== JK ==
Design triangle, start of the top module:
module triangle(clk, reset, nt, xi, yi, busy, po, xo, yo);
input        clk, reset, nt;
input  [2:0] xi, yi;
output       busy, po;
output [2:0] xo, yo;
reg busy, po;
reg [4:0] state, next_state;  
reg [6:0] x_cor[0:2];         
reg [6:0] y_cor[0:2];         
reg [1:0] s0_count;           
reg s1_count;                 
reg s2_count;                 
reg s7_count;                 
reg [4:0] horiz;              
reg [3:0] out_count;          
reg signed [8:0] a[0:1];      
reg signed [8:0] b[0:1];      
reg signed [8:0] c[0:1];      
reg [3:0] ep, save_ep;        
reg signed [7:0] value;       
reg [1:0] o_idx;              
reg [2:0] xo, yo;             
reg loc;                      
reg [3:0] start;              
parameter s0=5'd0,s1=5'd1,s2=5'd2,s3=5'd3,s4=5'd4,s5=5'd5,s6=5'd6,s7=5'd7;
integer i,j;
always @(posedge clk or posedge reset)begin
    if(reset) state<=s0;
    else state<=next_state;
end
always @(*)begin
    case(state)
        s0:next_state=(s0_count==2'd3)?s1:s0;
        s1:next_state=(s1_count==1'b1)?s2:s1;
        s2:next_state=(out_count==y_cor[0]||out_count==y_cor[1]||out_count==y_cor[2])?s5:((s2_count==1'b1)?((value==8'd0)?s5:((value[7]==1'b0)?s3:s4)):s2);
        s3:next_state=(o_idx==2'd2)?s5:s2;
        s4:next_state=(o_idx==2'd1)?s5:s2;
        s5:next_state=(out_count==y_cor[0]||out_count==y_cor[2])?s6:((loc==1'b0)?((out_count==y_cor[1])?((start==x_cor[1])?s6:s5):((start==ep)?s6:s5)):((start==x_cor[0])?s6:s5));
        s6:next_state=(out_count==y_cor[2])?s7:s2;
        s7:next_state=(s7_count==1'b1)?s0:s7;
        default:next_state=s0;
    endcase
end
always @(posedge clk or posedge reset)begin
    if(reset) busy<=1'b0;
    else begin
        if(state==s7&&s7_count==1'b1) busy<=1'b0;
        else if(state==s0&&s0_count==2'd0&&nt==1'b0) busy<=1'b0;
        else busy<=1'b1;
    end
end
always @(posedge clk or posedge reset)begin
    if(reset) s0_count<=2'd0;
    else begin
        if(state==s7) s0_count<=2'd0;
        else if(state==s0&&s0_count==2'd0&&nt==1'b0) s0_count<=2'd0;
        else s0_count<=s0_count+2'd1;
    end
end
always @(posedge clk or posedge reset)begin
    if(reset)begin
        s1_count<=1'b0;
    end
    else begin
  ...
==> flow/config.mk <==
export PLATFORM = sky130hd
export DESIGN_NAME = triangle
export DESIGN_NICKNAME = triangle
export VERILOG_FILES = /design/flow/design.v
export SDC_FILE = /design/flow/constraint.sdc
export NUM_CORES = 4
export LEC_CHECK = 0
export ABC_AREA = 0
export CAP_MARGIN = 0
export CORE_ASPECT_RATIO = 0.5
export CORE_MARGIN = 2
export CORE_UTILIZATION = 71
export CTS_CLUSTER_DIAMETER = 53
export GPL_ROUTABILITY_DRIVEN = 0
export PLACE_DENSITY_LB_ADDON = 0.01
export SETUP_SLACK_MARGIN = 1.79
export SLEW_MARGIN = 40
==> flow/constraint.sdc <==
create_clock -name core_clock -period 7.3 [get_ports {clk}]
set_input_delay 1.4600 -clock core_clock [delete_from_list [all_inputs] [get_ports {clk}]]
set_output_delay 1.4600 -clock core_clock [all_outputs]
set_load 0.01 [all_outputs]
run.sh (not shown) runs the stock make flow with config.mk's settings and CLKGATE_MAP_FILE=.
JK ran to completion and came out clean on the timing, design-rule and antenna checks.
Input-level comparison between MS and JK:
# JK
export LEC_CHECK = 0
export ABC_AREA = 0
export CAP_MARGIN = 0
export CORE_ASPECT_RATIO = 0.5
export CORE_MARGIN = 2
export CORE_UTILIZATION = 71
export CTS_CLUSTER_DIAMETER = 53
export GPL_ROUTABILITY_DRIVEN = 0
export PLACE_DENSITY_LB_ADDON = 0.01
export SETUP_SLACK_MARGIN = 1.79
export SLEW_MARGIN = 40
create_clock -name core_clock -period 7.3 [get_ports {clk}]
# MS
export LEC_CHECK = 0
export CAP_MARGIN = 20
export CORE_MARGIN = 2
export CORE_UTILIZATION = 40
export SLEW_MARGIN = 20
create_clock -name core_clock -period 4.74 [get_ports {clk}]
## What came out
MS | stages: all done | timing, DRC, antenna: all pass. MS gives more combinational power than JK did. Synthesized net count across JK and MS: no real change. Register fraction of the total cell area (higher): JK. From JK to MS the numbers moved as follows: area added between synthesis and finish has increased; filler-free cell count of the finished design has increased.
Modified inputs, AL compared to MS
# MS
export LEC_CHECK = 0
export CAP_MARGIN = 20
export CORE_MARGIN = 2
export CORE_UTILIZATION = 40
export SLEW_MARGIN = 20
create_clock -name core_clock -period 4.74 [get_ports {clk}]
# AL
export LEC_CHECK = 0
export ABC_AREA = 1
export CAP_MARGIN = 20
export CORE_MARGIN = 2
export CORE_UTILIZATION = 72
export SETUP_SLACK_MARGIN = 0.94
export SLEW_MARGIN = 20
create_clock -name core_clock -period 5.04 [get_ports {clk}]
Results
Looking at endpoint of the most critical setup path, the value[5] result is from MS; the value[6] one comes from AL. Looking at wire length across both flows, AL is the weaker of the two, with MS ahead. In the metrics for MS and AL, the one carrying the higher relative area of non-clock buffer cells in the final design is AL. Setup slack in AL is larger than in MS. In the tables for MS and AL, initial core utilization reads higher with AL. Hold slack: AL vs MS, no meaningful difference. In the reports for MS and AL, the larger sequential power belongs to MS. [compare] base=MS new=AL: portion of total power attributed to the clock network shows an increase of 10 points; end-of-flow core utilization +37 points; worst slew margin relative to its limit has decreased; iteration tally of the first detailed-router pass saw an increase. AL: first-iteration DRC count is about 80% higher than what MS reported.


Starting RTL as in the previous note.
## triangle
module triangle(clk, reset, nt, xi, yi, busy, po, xo, yo);
input        clk, reset, nt;
input  [2:0] xi, yi;
output       busy, po;
output [2:0] xo, yo;
reg busy, po;
reg [4:0] state, next_state;  
reg [6:0] x_cor[0:2];         
reg [6:0] y_cor[0:2];         
reg [1:0] s0_count;           
reg s1_count;                 
reg s2_count;                 
reg s7_count;                 
reg [4:0] horiz;              
reg [3:0] out_count;          
reg signed [8:0] a[0:1];      
reg signed [8:0] b[0:1];      
reg signed [8:0] c[0:1];      
reg [3:0] ep, save_ep;        
reg signed [7:0] value;       
reg [1:0] o_idx;              
reg [2:0] xo, yo;             
reg loc;                      
reg [3:0] start;              
parameter s0=5'd0,s1=5'd1,s2=5'd2,s3=5'd3,s4=5'd4,s5=5'd5,s6=5'd6,s7=5'd7;
integer i,j;
always @(posedge clk or posedge reset)begin
    if(reset) state<=s0;
    else state<=next_state;
end
always @(*)begin
    case(state)
        s0:next_state=(s0_count==2'd3)?s1:s0;
        s1:next_state=(s1_count==1'b1)?s2:s1;
        s2:next_state=(out_count==y_cor[0]||out_count==y_cor[1]||out_count==y_cor[2])?s5:((s2_count==1'b1)?((value==8'd0)?s5:((value[7]==1'b0)?s3:s4)):s2);
        s3:next_state=(o_idx==2'd2)?s5:s2;
        s4:next_state=(o_idx==2'd1)?s5:s2;
        s5:next_state=(out_count==y_cor[0]||out_count==y_cor[2])?s6:((loc==1'b0)?((out_count==y_cor[1])?((start==x_cor[1])?s6:s5):((start==ep)?s6:s5)):((start==x_cor[0])?s6:s5));
        s6:next_state=(out_count==y_cor[2])?s7:s2;
        s7:next_state=(s7_count==1'b1)?s0:s7;
        default:next_state=s0;
    endcase
end
always @(posedge clk or posedge reset)begin
    if(reset) busy<=1'b0;
    else begin
        if(state==s7&&s7_count==1'b1) busy<=1'b0;
        else if(state==s0&&s0_count==2'd0&&nt==1'b0) busy<=1'b0;
        else busy<=1'b1;
    end
end
always @(posedge clk or posedge reset)begin
    if(reset) s0_count<=2'd0;
    else begin
        if(state==s7) s0_count<=2'd0;
        else if(state==s0&&s0_count==2'd0&&nt==1'b0) s0_count<=2'd0;
        else s0_count<=s0_count+2'd1;
    end
end
always @(posedge clk or posedge reset)begin
    if(reset)begin
        s1_count<=1'b0;
    end
    else begin
        if(state==s1) s1_count<=1'b1;
        else s1_count<=1'b0;
    end
end
always @(posedge clk or posedge reset)begin
    if(reset)begin
  ...
==> flow/config.mk <==
export PLATFORM = sky130hd
export DESIGN_NAME = triangle
export DESIGN_NICKNAME = triangle
export VERILOG_FILES = /design/flow/design.v
export SDC_FILE = /design/flow/constraint.sdc
export NUM_CORES = 4
export LEC_CHECK = 0
export ABC_AREA = 1
export CAP_MARGIN = 20
export CORE_MARGIN = 2
export CORE_UTILIZATION = 72
export CTS_CLUSTER_DIAMETER = 27
export CTS_CLUSTER_SIZE = 89
export PLACE_DENSITY = 0.37
export SETUP_SLACK_MARGIN = 1.04
export SLEW_MARGIN = 20
==> flow/constraint.sdc <==
create_clock -name core_clock -period 3.94 [get_ports {clk}]
set_input_delay 0.7880 -clock core_clock [delete_from_list [all_inputs] [get_ports {clk}]]
set_output_delay 0.7880 -clock core_clock [all_outputs]
set_load 0.01 [all_outputs]
The starting point finished with negative setup slack left.
Rerun with:
Settings changed: CTS_CLUSTER_DIAMETER 27 to 25, CTS_CLUSTER_SIZE 89 to 100, PLACE_DENSITY 0.37 to not set, PLACE_DENSITY_LB_ADDON set to 0.19, SETUP_SLACK_MARGIN 1.04 to 0.89.
The new run produced a layout that fails on negative setup slack.
Design area rises slightly.
Non-clock buffer count rises by 1.
Global-route usage rises by 4.4 points.
Routed wire length rises by roughly a tenth.
Worst hold slack got worse by 0.0090 ns.
Synthesized cell count is unchanged.
Power rises by a few percent.
Die size does not change.
Rerun with:
Settings changed: ABC_AREA 1 to not set, CTS_CLUSTER_DIAMETER 25 to not set, CTS_CLUSTER_SIZE 100 to not set, PLACE_DENSITY_LB_ADDON 0.19 to not set, SETUP_SLACK_MARGIN 0.89 to not set.
Clock period 3.94 ns to 5.44 ns, I/O delays scaled along.
Now the flow completed with no timing, DRC or antenna violations.
Worst hold slack stays flat.
Worst setup slack improves by 1.1 ns.
Die size went down by 4.6%.
Power shrinks by 11%.
Clock power decreases by 32%.
Rerun with:
Settings changed: ABC_AREA set to 1, CORE_UTILIZATION 72 to 70, SETUP_SLACK_MARGIN set to -0.16.
Clock period 5.44 ns to 3.42 ns, I/O delays scaled along.
With this change the flow reached the layout checks and failed them: negative setup slack.
Worst setup slack got worse by 1.5 ns.
Sequential power rose by about 50%.
Synthesized cell count rose by about 30%.
Rerun with:
Settings changed: ABC_AREA 1 to not set, CORE_UTILIZATION 70 to 40, SETUP_SLACK_MARGIN -0.16 to not set.
Clock period 3.42 ns to 5.0 ns, I/O delays scaled along.
The new run completed with no timing, DRC or antenna violations.
Hold slack improved by 0.014 ns.
Clock skew barely changes.
Synthesized cell count decreases by 23%.
Count of clock-buffer cells in the layout is unchanged.
Routed wire length decreases by 14%.
Non-clock buffer count decreases by 86.
Total power decreases by 14%.
Via count decreases by 24%.
Core utilization decreases by 37 points.
Global-route usage decreases by 16 points.
Area after synthesis decreases by 4.7%.
Power and IR drop assume default switching activity.
